build 29:
// UART_Top_Module
module UART_Top_Module(
input clk,                      
input rst,                      
input [7:0] data_in,            
input wr_en,rd_en,              
input [2:0] address,            
output  [7:0]data_o,            
output  serial_data_out,        
output  n_RTS,                  
output  tx_done,                
input   n_CTS                 
);
Settings: LEC_CHECK=0, CAP_MARGIN=20, CORE_ASPECT_RATIO=0.62, CORE_MARGIN=7, CORE_UTILIZATION=38, MAX_ROUTING_LAYER=met4, SLEW_MARGIN=20; clock period 3.03 ns.
run.sh (not shown) runs the stock make flow with config.mk's settings and CLKGATE_MAP_FILE=.
The following lists how build 26 was set up differently from build 29:
Settings: CTS_CLUSTER_SIZE: unset -> 17; MAX_ROUTING_LAYER: met4 -> unset; CORE_MARGIN: 7 -> 2; CORE_UTILIZATION: 38 -> 70; CORE_ASPECT_RATIO: 0.62 -> unset; the clock period (ns, I/O delays scaled along): 3.03 -> 2.35.
### Flow results
- Ran to the end and failed final checks on negative setup slack: build 26.
- met1 wire length ended up 5.9 mm lower on build 26 than on build 29.
- Build 26 vs. build 29: sequential share of layout area went down by 0.96 points.
- Cmp build 26 and build 29 / wire length after detailed routing / lower: build 26
- Against build 29 as the reference, build 26 delivers a higher power per standard cell area.
Setup changes, build 26 to build 75
Settings: an added ABC_AREA of 1; a deleted CTS_CLUSTER_SIZE that had been 17; a change of CORE_UTILIZATION from 70 to 72; a change of the clock period (ns, I/O delays scaled along) from 2.35 to 3.18.
### Flow results
Build 75 finished every stage and its layout cleared the timing, DRC and antenna checks.
Lower floorplan die area among build 75 and build 26: build 75
[compare] base=build 26 new=build 75: setup slack went up; area share of and/or/nand/nor cells after synthesis went up; area occupied by multi-input gates went down; total nets after synthesis went up; via count of the first global-routing pass went up.
Here is what was changed in the inputs of build 38 compared with build 75.
Settings: SETUP_SLACK_MARGIN now 0.63, previously not set; ABC_AREA no longer set, was 1; PLACE_DENSITY now 0.35, previously not set; the clock period (ns, I/O delays scaled along) now 2.18, was 3.18.
### Flow results
In build 38 the implementation completed, yet the final layout does not meet the checks, the culprit being negative setup slack.
| peak ir drop on the vdd network | build 38 vs build 75 | worse |
Going from build 75 to build 38, adder and majority cell fraction of the synthesized area held; worst setup slack went down 0.59 ns; clock network power went up about 50%.
Number of failing hold endpoints at the final stage: build 38 vs build 75, no meaningful difference
Build 38 gives less HPWL after detailed placement than build 75 did.
Inputs modified between build 38 and build 85:
Settings: ABC_AREA: unset -> 1; PLACE_DENSITY: 0.35 -> unset; SETUP_SLACK_MARGIN: 0.63 -> unset; CTS_CLUSTER_SIZE: unset -> 72; the clock period (ns, I/O delays scaled along): 2.18 -> 2.01.
Findings:
Build 85 had finished all stages when the layout checks came back failing, citing negative setup slack.
Compared with build 38, build 85 shows switching part of the total power higher by 6.1 points.
From build 38 to build 85 the numbers moved as follows: part of the total power dissipated in the clock network moved down, combinational group share of total power climbed 3.5 points, non-clock buffer count dropped 16%.
Overall power (build 38 / build 85): 0.864
The inputs of build 16 differ from those of build 85 as listed below.
Settings: PLACE_DENSITY_LB_ADDON: unset -> 0.01; SETUP_SLACK_MARGIN: unset -> 0.62; ABC_AREA: 1 -> unset; CTS_CLUSTER_SIZE: 72 -> unset; the clock period (ns, I/O delays scaled along): 2.01 -> 2.16.
[summary]
- Not one of build 16 and build 85 finished clean.
- STATUS run=build 85 STAGES=ALL_DONE FINAL_CHECKS=FAILED CAUSE=negative setup slack
- [build 16] flow finished | final checks: failed | reasons: negative setup slack
- From build 85 to build 16 the numbers moved as follows: clock power barely changed, area after synthesis neither gained nor lost much.
- Compared with build 85, synthesized net count in build 16 decreased by more than a quarter.
- Post-route worst setup slack, build 16 and build 85, higher one = build 16.

The RTL this note starts from:
==> flow/design.v <==
`timescale 1ns / 1ps
module fifo
(
 input we,  
 input re,
 input clk,
 input rst,
 input [7:0] data_in,
 output full,
 output reg [7:0] data_o,
 output  empty
);
integer i;
reg [4:0] pr,pw;
reg [7:0] mem [31:0];
assign empty = (pw == pr);
assign full  = ((pw + 5'd1) == pr);
 always@(posedge clk )
begin
 if(!rst)
  begin
   pr<=5'd1;
   pw<=5'd1;
   for(i=0;i<=31;i=i+1)
    begin
      mem[i]<=8'b0;
    end
  end
else
begin
  if(re&&!empty)
   begin
     data_o<=mem[pr];
     pr<=pr+5'd1;
   end
  if(we&&!full )
   begin
     mem[pw]<=data_in;
     pw<=pw+5'd1;
   end
end
end
endmodule
`timescale 1ns / 1ps
module UART_User_interface(
input [7:0]data_in,
input [2:0]addr,
input wr_en,
input rd_en,
input rst,
input clk,
input fifo_full,
output reg [7:0]AXI_data_out,
output reg [7:0]data_fifo,
output reg fifo_wr_en,
output     [7:0]reg_array0,
output     [7:0]reg_array1,
output     [7:0]reg_array3,
output     [7:0]reg_array4
    );
 reg [7:0] mem [0:7];
assign reg_array0=mem[0];    
assign reg_array1=mem[1];    
assign reg_array3=mem[3];    
assign reg_array4=mem[4];    
always @ (posedge clk) begin
 if (!rst) begin
   mem[0] <= 8'b0;
   mem[1] <= 8'b0;
   mem[2] <= 8'b0;
   mem[3] <= 8'b0;
   mem[4] <= 8'b0;
   mem[5] <= 8'b0;
   mem[6] <= 8'b0;
   mem[7] <= 8'b0;
   AXI_data_out <= 8'b0;
   data_fifo <= 8'b0;
   fifo_wr_en <= 1'b0;
    end
 else begin
   if (wr_en) 
      begin
       mem[addr] <= data_in;
       AXI_data_out <= 0;
         if (addr== 3'b000&& !fifo_full && reg_array3[7] == 0)
         begin                              
            fifo_wr_en <= 1'b1;             
            data_fifo <= data_in;
            mem[5] <= 8'b11111101;
         end 
         else 
         begin
            mem[5]<= 8'b11111111;
            fifo_wr_en <= 1'b0;
            data_fifo <= 8'b0;
         end  
   end	  
   else if (rd_en) begin
	       AXI_data_out <= mem[addr];
	       fifo_wr_en <= 1'b0;
   end
   else begin
	      AXI_data_out <= 0;
	      fifo_wr_en <= 1'b0;
	      mem[5]<= 8'b11111111;
   end	 
 end
end
endmodule
`timescale 1ns / 1ps
module c_div
(
input control,               
input clk_cpu,               
input rst,
input [7:0] tx,              
input [7:0] rate,            
output reg baud_clock,       
output reg baud_tick         
);
reg [15:0] value_rate;
reg  [22:0] int_counter;
reg generate_clk;
always @( posedge clk_cpu)
begin
	if (!rst)
		begin
         value_rate <=16'b0;
		 int_counter <= 0;
	     baud_clock <=1;
         generate_clk <= 0;
         baud_tick <= 0;
		end
    else if (control) begin
         value_rate <= {rate,tx};
         generate_clk <= 1;
         baud_tick <= 0;
    end
    else if (generate_clk) begin
	      if (int_counter == ((value_rate/2)))   
		     begin
		      int_counter <= 0;
		      baud_clock <= ~baud_clock;
		      baud_tick <= ~baud_clock;
		      end
	      else begin
		      int_counter <= int_counter + 1;
		      baud_tick <= 0;
	      end
          end
    else begin
             value_rate <= 16'b0;
		     int_counter <= 0;
	         baud_clock <=1;
	         baud_tick <= 0;
         end
end
endmodule
`timescale 1ns / 1ps
module Process(
    input LCR0,                            
    input LCR1,
    input LCR2,                            
    input LCR3,                            
    input LCR4,                           
    input LCR5,
    input [7:0] data_in,  
    input fifo_empty,                      
    input clk,
    input reset,
    input tx_ready,                       
    output reg  fifo_read,                
    output reg [8:0] data_out,  
    output reg  [3:0] data_length,
    output reg [1:0] num_stop_bit,     
    output reg data_out_active         
    );
 reg  [3:0] data_in_length ;
 reg [7:0] data;
 reg [2:0] state;
 reg [2:0] next_state;
 reg parity;
 parameter  IDLE = 1'b0;
 parameter  data_processing = 1'b1;
always @(posedge clk)
begin
  if (reset==0)  state<= IDLE;
  else           state<= next_state;
end
always @*
 begin
   data_out_active =  0;
   data_out =0;
   num_stop_bit =0;
   data_length =0;
   fifo_read = 0;
   data = 0;
   data_in_length = 0;
   parity = 0;
   next_state = IDLE;
   case (state)
   IDLE:
     begin
    if ( fifo_empty == 0 && tx_ready)   
       begin                            
      fifo_read = 1;                     
     next_state = data_processing ;
       end
 end
data_processing:
    begin
    data_out_active=1;
 case({LCR0,LCR1})               
      2'b00:   begin data_in_length =5; data = {3'b000, data_in[4:0]}; end
      2'b01:   begin data_in_length =6; data = {2'b00,  data_in[5:0]}; end
      2'b10:   begin data_in_length =7; data = {1'b0,   data_in[6:0]}; end
      default: begin data_in_length =8; data = data_in;               end
 endcase
 parity = (^data) ^ LCR5;
     if (LCR3==1)
 begin
      data_length = data_in_length + 4'd1 ;
      data_out = {1'b0,data} | ({8'b0,parity} << data_in_length) ;
     end
 else
      begin
      data_length =  data_in_length;
      data_out = {1'b0,data};
      end
 case (LCR2)                             
 1'b0:    num_stop_bit=2'b01;    
 default: begin
        case({LCR0,LCR1})
        2'b00:   num_stop_bit=2'b10 ;     
        default: num_stop_bit= 2'b11 ;    
        endcase
     end
endcase
    if(!tx_ready)
       next_state=  IDLE;
    else
       next_state=  data_processing ;
    end
 default: begin
    next_state = IDLE;
 end
endcase
 end
endmodule
`timescale 1ns / 1ps
module transmitter(
    input [8:0] data_in,           
    input [1:0] num_stop_bit,
    input reset,
    input [3:0] data_length,            
    input MCR1,                   
    input clk,                   
    input baud_tick,             
    input data_valid ,            
    input n_CTS ,
    output reg  serial_data_out,
    output reg  n_RTS,                       
    output reg  tx_done,          
    output tx_ready              
    );
  reg  [9:0] data;
  reg [13:0] clk_counter;
  reg [3:0] length;
  reg [3:0] bit_counter;  
  reg start_transmit;
  reg tx;
  assign tx_ready = !tx_done;
always @(posedge clk)
 begin
   if (!reset) begin
        data <= 0;
        length <= 0;
        clk_counter <=0;
        bit_counter <= 0;
        n_RTS <= 1;
        tx_done <=0;
        serial_data_out <= 1;
        tx <=1;
       end
   else if (!baud_tick) begin
   end
   else if (data_valid && MCR1 && tx && !n_CTS) begin
         data <= {data_in[8:0],1'b0};      
         length <= data_length;
         bit_counter <= 0;
         tx_done <= 0;
         n_RTS <= 1;    
         tx <=0;
   end 
  else if ( MCR1 && !tx)begin
    n_RTS <= 0;   
    if (bit_counter <= length) begin
       if (clk_counter == 15) begin              
          clk_counter <=  0;                     
          bit_counter <= bit_counter + 1;
          serial_data_out <= data[0];
          data <= {1'b0,data[9:1]};
          end
       else  begin
          serial_data_out <= data[0];
          clk_counter <= clk_counter +1;
        end      
     end
    else begin
     n_RTS <= 0;
        case (num_stop_bit)
      2'b01: begin
           if (clk_counter == 15)begin             
             clk_counter <=  0;
             tx_done <= 1;
             tx<=1;       
             serial_data_out <= 1;
              end
           else  begin
             serial_data_out <=1;
             clk_counter <= clk_counter +1;            
           end
       end
      2'b10:begin                         
           if (clk_counter == 23)begin            
             clk_counter <=  0;
             tx_done <= 1;
             tx<=1;     
             serial_data_out <=1;
              end
           else  begin
             clk_counter <= clk_counter +1;
              serial_data_out <=1;              
              end         
       end
    2'b11:begin
           if (clk_counter == 31)begin             
             clk_counter <=  0;
             tx_done <= 1;
             tx<=1;      
             serial_data_out <=1;
              end
           else  begin
             clk_counter <= clk_counter +1;
             serial_data_out <=1;             
              end         
      end
    default begin
           if (clk_counter == 15)begin             
             clk_counter <=  0;
             tx_done <= 1;
             tx<=1;         
             serial_data_out <=1;
              end
           else  begin
             clk_counter <= clk_counter +1; 
             serial_data_out <=1;            
              end       
     end
     endcase
    end    
 end
 else begin
       data <= 0;
       length <= 0;
       clk_counter <=0;
       bit_counter <= 0;
       n_RTS <= 1;
       tx_done <=0;
       serial_data_out <= 1;
       tx <= 1;
 end 
end
endmodule
`timescale 1ns / 1ps
module UART_Top_Module(
input clk,                      
input rst,                      
input [7:0] data_in,            
input wr_en,rd_en,              
input [2:0] address,            
output  [7:0]data_o,            
output  serial_data_out,        
output  n_RTS,                  
output  tx_done,                
input   n_CTS                 
);
wire b1;
wire [7:0]b2;
wire b3;
wire [7:0]ar0;
wire [7:0]ar1;
wire [7:0]ar3;
wire [7:0]ar4;
wire e1, e2;
wire [8:0]e3;
wire [1:0]e4;
wire [3:0]e5;
wire e6;
wire c1, c3;
wire [7:0]c2;
wire  d1, d2;
assign tx_done = e6;
 UART_User_interface UI1 ( .clk(clk), .rst(rst),
  .wr_en(wr_en), .rd_en(rd_en), .data_in(data_in)
  , .addr(address), .fifo_full(b1),
  .data_fifo(b2), .fifo_wr_en(b3), .AXI_data_out(data_o),
  .reg_array0(ar0), .reg_array1(ar1), .reg_array3(ar3)
  , .reg_array4(ar4)
  );
  fifo F1( .clk(clk), .rst(rst),
  .we(b3), .data_in(b2), .re(c1),
  .full(b1), .data_o(c2), .empty(c3));
  c_div CD1( .rst(rst),
  .clk_cpu(clk), .tx(ar0), .rate(ar1), .control(ar3[7]),
  .baud_clock(d1), .baud_tick(d2));
  Process pr(
  .clk(clk), 
  .reset(rst),
  .data_in(c2), 
  .fifo_empty(c3), 
  .tx_ready(e1),
  .LCR0(ar3[0]), 
  .LCR1(ar3[1]),
  .LCR2(ar3[2]),
  .LCR3(ar3[3]),
  .LCR4(ar3[4]),
  .LCR5(ar3[5]),
  .fifo_read(c1), 
  .data_out_active(e2),
  .data_out(e3), 
  .num_stop_bit(e4),
  .data_length(e5));
  transmitter TX(  .reset(rst),
  .data_valid(e2), .data_in(e3), .num_stop_bit(e4), .data_length(e5), .MCR1(ar4[1]), .clk(clk), .baud_tick(d2),
  .serial_data_out(serial_data_out), .n_RTS(n_RTS), .tx_done(e6),.tx_ready(e1),.n_CTS(n_CTS));
 endmodule
clock: 1.98 ns
lec_check: 0
abc_area: 0
cap_margin: 20
cell_pad_in_sites_detail_placement: 0
cell_pad_in_sites_global_placement: 0
core_margin: 2
core_utilization: 72
cts_cluster_diameter: 295
cts_cluster_size: 15
gpl_timing_driven: 1
place_density_lb_addon: 0.29
slew_margin: 20
The first run ran to the end with violations: negative setup slack.
Change:
==> flow/config.mk (replaced) <==
export PLATFORM = sky130hd
export DESIGN_NAME = UART_Top_Module
export DESIGN_NICKNAME = UART_Top_Module
export VERILOG_FILES = /design/flow/design.v
export SDC_FILE = /design/flow/constraint.sdc
export NUM_CORES = 4
export LEC_CHECK = 0
export CAP_MARGIN = 20
export CORE_MARGIN = 2
export CORE_UTILIZATION = 40
export SLEW_MARGIN = 20
==> flow/constraint.sdc (replaced) <==
create_clock -name core_clock -period 5.0 [get_ports {clk}]
set_input_delay 1.0000 -clock core_clock [delete_from_list [all_inputs] [get_ports {clk}]]
set_output_delay 1.0000 -clock core_clock [all_outputs]
set_load 0.01 [all_outputs]
This time the run finished clean.
Cell area decreases by 7.0%.
Clock power came out lower by 47%.
First-iteration DRC count falls by 41%.
Setup slack improved by 1.9 ns.
Global-route usage came out lower by 21 points.
Cell count goes up by 7.7%.
Critical path depth goes down by 5.
Via count went down by 16%.
Wire length drops by 21%.
Change:
--- a/flow/config.mk
+++ b/flow/config.mk
@@ -6,6 +6,7 @@
 export NUM_CORES = 4
 export LEC_CHECK = 0
-export CAP_MARGIN = 20
+export CAP_MARGIN = 35
 export CORE_MARGIN = 2
-export CORE_UTILIZATION = 40
+export CORE_UTILIZATION = 72
+export CTS_CLUSTER_DIAMETER = 42
 export SLEW_MARGIN = 20
==> flow/constraint.sdc (replaced) <==
create_clock -name core_clock -period 2.87 [get_ports {clk}]
set_input_delay 0.5740 -clock core_clock [delete_from_list [all_inputs] [get_ports {clk}]]
set_output_delay 0.5740 -clock core_clock [all_outputs]
set_load 0.01 [all_outputs]
Effect: The changed run passed the timing, DRC and antenna checks. Non-clock buffer count grows by 59. Worst hold slack improves by 0.0046 ns. Critical path depth grows by 6. Clock-buffer cell count rose by 7. Routed wire length decreases by 4.4%. Cell area does not change. Power grows by 70%. Clock skew is about the same. Flip-flop count is unchanged.
Change:
--- a/flow/config.mk
+++ b/flow/config.mk
@@ -6,7 +6,6 @@
 export NUM_CORES = 4
 export LEC_CHECK = 0
-export CAP_MARGIN = 35
+export CAP_MARGIN = 20
 export CORE_MARGIN = 2
 export CORE_UTILIZATION = 72
-export CTS_CLUSTER_DIAMETER = 42
 export SLEW_MARGIN = 20
==> flow/constraint.sdc (replaced) <==
create_clock -name core_clock -period 2.16 [get_ports {clk}]
set_input_delay 0.4320 -clock core_clock [delete_from_list [all_inputs] [get_ports {clk}]]
set_output_delay 0.4320 -clock core_clock [all_outputs]
set_load 0.01 [all_outputs]
With this change the flow reached the layout checks and failed them: negative setup slack.
Area after synthesis is unchanged.
Global-route usage rose by 4.8 points.
Total power rose by well over a third.
Clock power came out higher by a quarter to a third.
Hold slack gets better by 0.0039 ns.
Fmax went up by roughly a tenth.
Wire length goes up by a quarter to a third.
Power is estimated from default activity; no workload was simulated.
